Setup of P:
## ascon
module ascon
(
    input  logic         clock,            
    input  logic         reset_n,          
    input  logic         i_sys_enable,     
    input  logic         i_start,          
    input  logic         i_data_valid,     
    input  logic [ 63:0] i_data,           
    input  logic [127:0] i_key,            
    input  logic [127:0] i_nonce,          
    output logic [ 63:0] o_cipher,         
    output logic [127:0] o_tag,            
    output logic         o_valid_cipher,   
    output logic         o_done,           
    output logic         o_ready           
);
For scale: about 540 flip-flops, roughly 520 I/O pins.
make LEC_CHECK=0 CAP_MARGIN=20 CORE_MARGIN=2 CORE_UTILIZATION=72 CTS_CLUSTER_DIAMETER=359 CTS_CLUSTER_SIZE=13 PLACE_DENSITY_LB_ADDON=0.27 SETUP_SLACK_MARGIN=0.4 SLEW_MARGIN=20 finish   # period 4.08 ns
run.sh (not shown) runs the stock make flow with config.mk's settings and CLKGATE_MAP_FILE=.
The inputs of Q differ from those of P as listed below.
# P
export LEC_CHECK = 0
export CAP_MARGIN = 20
export CORE_MARGIN = 2
export CORE_UTILIZATION = 72
export CTS_CLUSTER_DIAMETER = 359
export CTS_CLUSTER_SIZE = 13
export PLACE_DENSITY_LB_ADDON = 0.27
export SETUP_SLACK_MARGIN = 0.4
export SLEW_MARGIN = 20
create_clock -name core_clock -period 4.08 [get_ports {clock}]
# Q
export LEC_CHECK = 0
export CAP_MARGIN = 20
export CORE_MARGIN = 2
export CORE_UTILIZATION = 40
export SLEW_MARGIN = 20
create_clock -name core_clock -period 5.85 [get_ports {clock}]
--- outcome ---
- Capturing instance or port of the critical path = permutation_inst.state_output_reg[115]: P; capturing instance or port of the critical path = permutation_inst.o_tag_reg[118]: Q
- After synthesis and placement, the instance count of Q is above that of P.
- Q: ratio of final minimum period to clock period is 13 points lower than what P reported.
- Between P and Q, the flow reports number of non-clock buffers in the layout decreasing by more than 10%.
The following lists how R was set up differently from Q:
# Q
export LEC_CHECK = 0
export CAP_MARGIN = 20
export CORE_MARGIN = 2
export CORE_UTILIZATION = 40
export SLEW_MARGIN = 20
create_clock -name core_clock -period 5.85 [get_ports {clock}]
# R
export LEC_CHECK = 0
export CAP_MARGIN = 20
export CORE_MARGIN = 2
export CORE_UTILIZATION = 72
export MAX_ROUTING_LAYER = met4
export SETUP_SLACK_MARGIN = -0.25
export SLEW_MARGIN = 20
create_clock -name core_clock -period 3.25 [get_ports {clock}]
Results
Seen in the log of R: GRT-0232 during 5_1_grt, after which the run never completed. On number of setup buffers added after CTS, R tracks Q almost exactly. Relative to Q, cell area after placement has increased by 4800 um2 in R. Looking only at number of clock buffers inserted by TritonCTS, and setting everything else aside, the higher value of Q and R goes to Q. Q → R: die outline height -25%, starting utilization of the core area +32 points, horizontal die size -92 um, die size -44%, number of rows in the core area -34.
What S does differently from R at the input level:
# R
export LEC_CHECK = 0
export CAP_MARGIN = 20
export CORE_MARGIN = 2
export CORE_UTILIZATION = 72
export MAX_ROUTING_LAYER = met4
export SETUP_SLACK_MARGIN = -0.25
export SLEW_MARGIN = 20
create_clock -name core_clock -period 3.25 [get_ports {clock}]
# S
export LEC_CHECK = 0
export CAP_MARGIN = 20
export CORE_MARGIN = 2
export CORE_UTILIZATION = 71
export MAX_ROUTING_LAYER = met4
export SLEW_MARGIN = 20
create_clock -name core_clock -period 3.8 [get_ports {clock}]
Notes after the runs:
S: flow complete, layout not clean; failing: setup timing
Against R, S reports a placed wire-length estimate that is lower.
Across both runs, total clock buffers created by CTS was higher for S than for R.
Diff R -> S: synthesized cell count held, area of the die grew by 1.4%.

ascon again, from the RTL that the note above started with.
Settings: LEC_CHECK=0, CAP_MARGIN=25, CORE_MARGIN=2, CORE_UTILIZATION=72, CTS_CLUSTER_DIAMETER=359, CTS_CLUSTER_SIZE=13, PLACE_DENSITY_LB_ADDON=0.27, SETUP_SLACK_MARGIN=0.59, SLEW_MARGIN=20; clock period 4.08 ns.
The baseline completed with no timing, DRC or antenna violations.
Edit:
Settings changed: CAP_MARGIN 25 to 20, CORE_UTILIZATION 72 to 53, CTS_CLUSTER_DIAMETER 359 to not set, CTS_CLUSTER_SIZE 13 to not set, PLACE_DENSITY_LB_ADDON 0.27 to not set, SETUP_SLACK_MARGIN 0.59 to not set.
Clock period 4.08 ns to 5.85 ns, I/O delays scaled along.
Outcome: Fmax came out lower by about 20%. Sequential cell count is unchanged. Global-route usage decreases by 15 points.
Edit:
Settings changed: CORE_UTILIZATION 53 to 23.
Clock period 5.85 ns to 14.5 ns, I/O delays scaled along.
Result:
- The changed run finished clean
- global-route usage came out lower by 21 points
- design area rose by 2.9%
- worst setup slack is better by 6700 ps
- critical path depth does not change
- wire length climbs by 24%
- area after synthesis does not change
Edit:
Settings changed: CORE_UTILIZATION 23 to 71, CTS_CLUSTER_DIAMETER set to 362, HOLD_SLACK_MARGIN set to -0.1, MAX_ROUTING_LAYER set to met4.
Clock period 14.5 ns to 3.6 ns, I/O delays scaled along.
Result: With this change the flow completed, yet does not pass: setup timing. Fmax is higher by 71%. Via count is higher by 11%. Setup slack gets worse by 8200 ps. Count of clock-buffer cells in the layout is lower by 24.
Edit:
Settings changed: CORE_UTILIZATION 71 to 40, CTS_CLUSTER_DIAMETER 362 to not set, HOLD_SLACK_MARGIN -0.1 to not set, MAX_ROUTING_LAYER met4 to not set.
Clock period 3.6 ns to 5.45 ns, I/O delays scaled along.
What happened:
- The changed run finished clean
- non-clock buffer count is lower by 205
- worst setup slack is better by 1200 ps
- fmax decreases by 15%
- hold slack improved by 360 ps
- routed wire length grows by 8.6%
- core utilization shrinks by 40 points
- die size rose by 76%
Edit:
Settings changed: ABC_AREA set to 1, CORE_UTILIZATION 40 to 70, CTS_CLUSTER_DIAMETER set to 400, CTS_CLUSTER_SIZE set to 15.
Clock period 5.45 ns to 3.45 ns, I/O delays scaled along.
=> The new run never finished: it broke off in global routing (5_1_grt); synthesized cell count increases by about 56%; die size decreases by 44%; area after synthesis decreases by about 2.4%.

ascon again, from the RTL that the note above started with.
clock: 4.81 ns
lec_check: 0
cap_margin: 20
cell_pad_in_sites_detail_placement: 0
cell_pad_in_sites_global_placement: 0
core_aspect_ratio: 0.8
core_margin: 2
core_utilization: 72
cts_cluster_diameter: 344
cts_cluster_size: 20
gpl_timing_driven: 1
hold_slack_margin: 0.2
max_routing_layer: met4
place_density_lb_addon: 0.01
setup_slack_margin: 1.39
slew_margin: 20
tns_end_percent: 5
The starting point went through all stages and came out clean.
Change:
Settings changed: CELL_PAD_IN_SITES_DETAIL_PLACEMENT 0 to not set, CELL_PAD_IN_SITES_GLOBAL_PLACEMENT 0 to not set, CORE_ASPECT_RATIO 0.8 to not set, CTS_CLUSTER_DIAMETER 344 to not set, CTS_CLUSTER_SIZE 20 to 51, GPL_TIMING_DRIVEN 1 to not set, HOLD_SLACK_MARGIN 0.2 to not set, PLACE_DENSITY_LB_ADDON 0.01 to not set, SETUP_SLACK_MARGIN 1.39 to 1.25, TNS_END_PERCENT 5 to not set.
Clock period 4.81 ns to 4.3 ns, I/O delays scaled along.
Effect:
- With this change the flow stopped in 4_1_cts with DPL-0038
- area after synthesis does not change
- synthesized cell count is unchanged
- die area stays flat
Change:
Settings changed: CORE_UTILIZATION 72 to 71, CTS_CLUSTER_SIZE 51 to 21, HOLD_SLACK_MARGIN set to -0.08, SETUP_SLACK_MARGIN 1.25 to 1.12.
Clock period 4.3 ns to 3.8 ns, I/O delays scaled along.
Now the flow failed in 5_1_grt, error DPL-0038.
Synthesized area stays the same.
Die area goes up by 1.4%.
Synthesized cell count stays the same.
Change:
Settings changed: CORE_UTILIZATION 71 to 65, CTS_CLUSTER_SIZE 21 to not set, HOLD_SLACK_MARGIN -0.08 to not set, MAX_ROUTING_LAYER met4 to not set, SETUP_SLACK_MARGIN 1.12 to not set.
Clock period 3.8 ns to 9.82 ns, I/O delays scaled along.
Outcome: Now the flow completed with no timing, DRC or antenna violations; synthesized area does not change; die area rose by 9.1%; synthesized cell count stays the same.
Change:
Settings changed: CORE_UTILIZATION 65 to 71, PLACE_DENSITY set to 0.64.
Clock period 9.82 ns to 3.97 ns, I/O delays scaled along.
- Now the flow finished but fails on negative setup slack
- wire length climbs by 1.7%
- synthesized cell count is unchanged
Change:
Settings changed: ABC_AREA set to 1, CORE_UTILIZATION 71 to 72, CTS_CLUSTER_DIAMETER set to 372, CTS_CLUSTER_SIZE set to 98, PLACE_DENSITY 0.64 to not set.
Clock period 3.97 ns to 7.21 ns, I/O delays scaled along.
After rerunning: This time the run aborted during 5_1_grt; die size went down by about 3.7%; synthesized area goes down by 2.4%; synthesized cell count climbs by about 56%.

ascon again, from the RTL that the note above started with.
clock: 10.4 ns
lec_check: 0
cap_margin: 15
cell_pad_in_sites_detail_placement: 2
cell_pad_in_sites_global_placement: 0
core_aspect_ratio: 1.15
core_margin: 5
core_utilization: 57
cts_cluster_diameter: 42
cts_cluster_size: 75
gpl_routability_driven: 0
gpl_timing_driven: 1
max_routing_layer: met5
place_density_lb_addon: 0.14
setup_slack_margin: 0.15
slew_margin: 40
tns_end_percent: 5
The starting point died in detailed placement, error DPL-0033.
==> next run, changes <==
Settings changed: ABC_AREA set to 1, CAP_MARGIN 15 to 20, CELL_PAD_IN_SITES_DETAIL_PLACEMENT 2 to not set, CELL_PAD_IN_SITES_GLOBAL_PLACEMENT 0 to not set, CORE_ASPECT_RATIO 1.15 to not set, CORE_MARGIN 5 to 7, CORE_UTILIZATION 57 to 58, CTS_CLUSTER_DIAMETER 42 to not set, CTS_CLUSTER_SIZE 75 to not set, GPL_ROUTABILITY_DRIVEN 0 to not set, GPL_TIMING_DRIVEN 1 to not set, MAX_ROUTING_LAYER met5 to not set, PLACE_DENSITY_LB_ADDON 0.14 to not set, SETUP_SLACK_MARGIN 0.15 to 0.81, SLEW_MARGIN 40 to 20, TNS_END_PERCENT 5 to not set.
Clock period 10.4 ns to 10.0 ns, I/O delays scaled along.
Effect:
- The new run went through all stages and came out clean
- die area decreases by 1.5%
- synthesized area decreases by 2.4%
- synthesized cell count increases by 56%
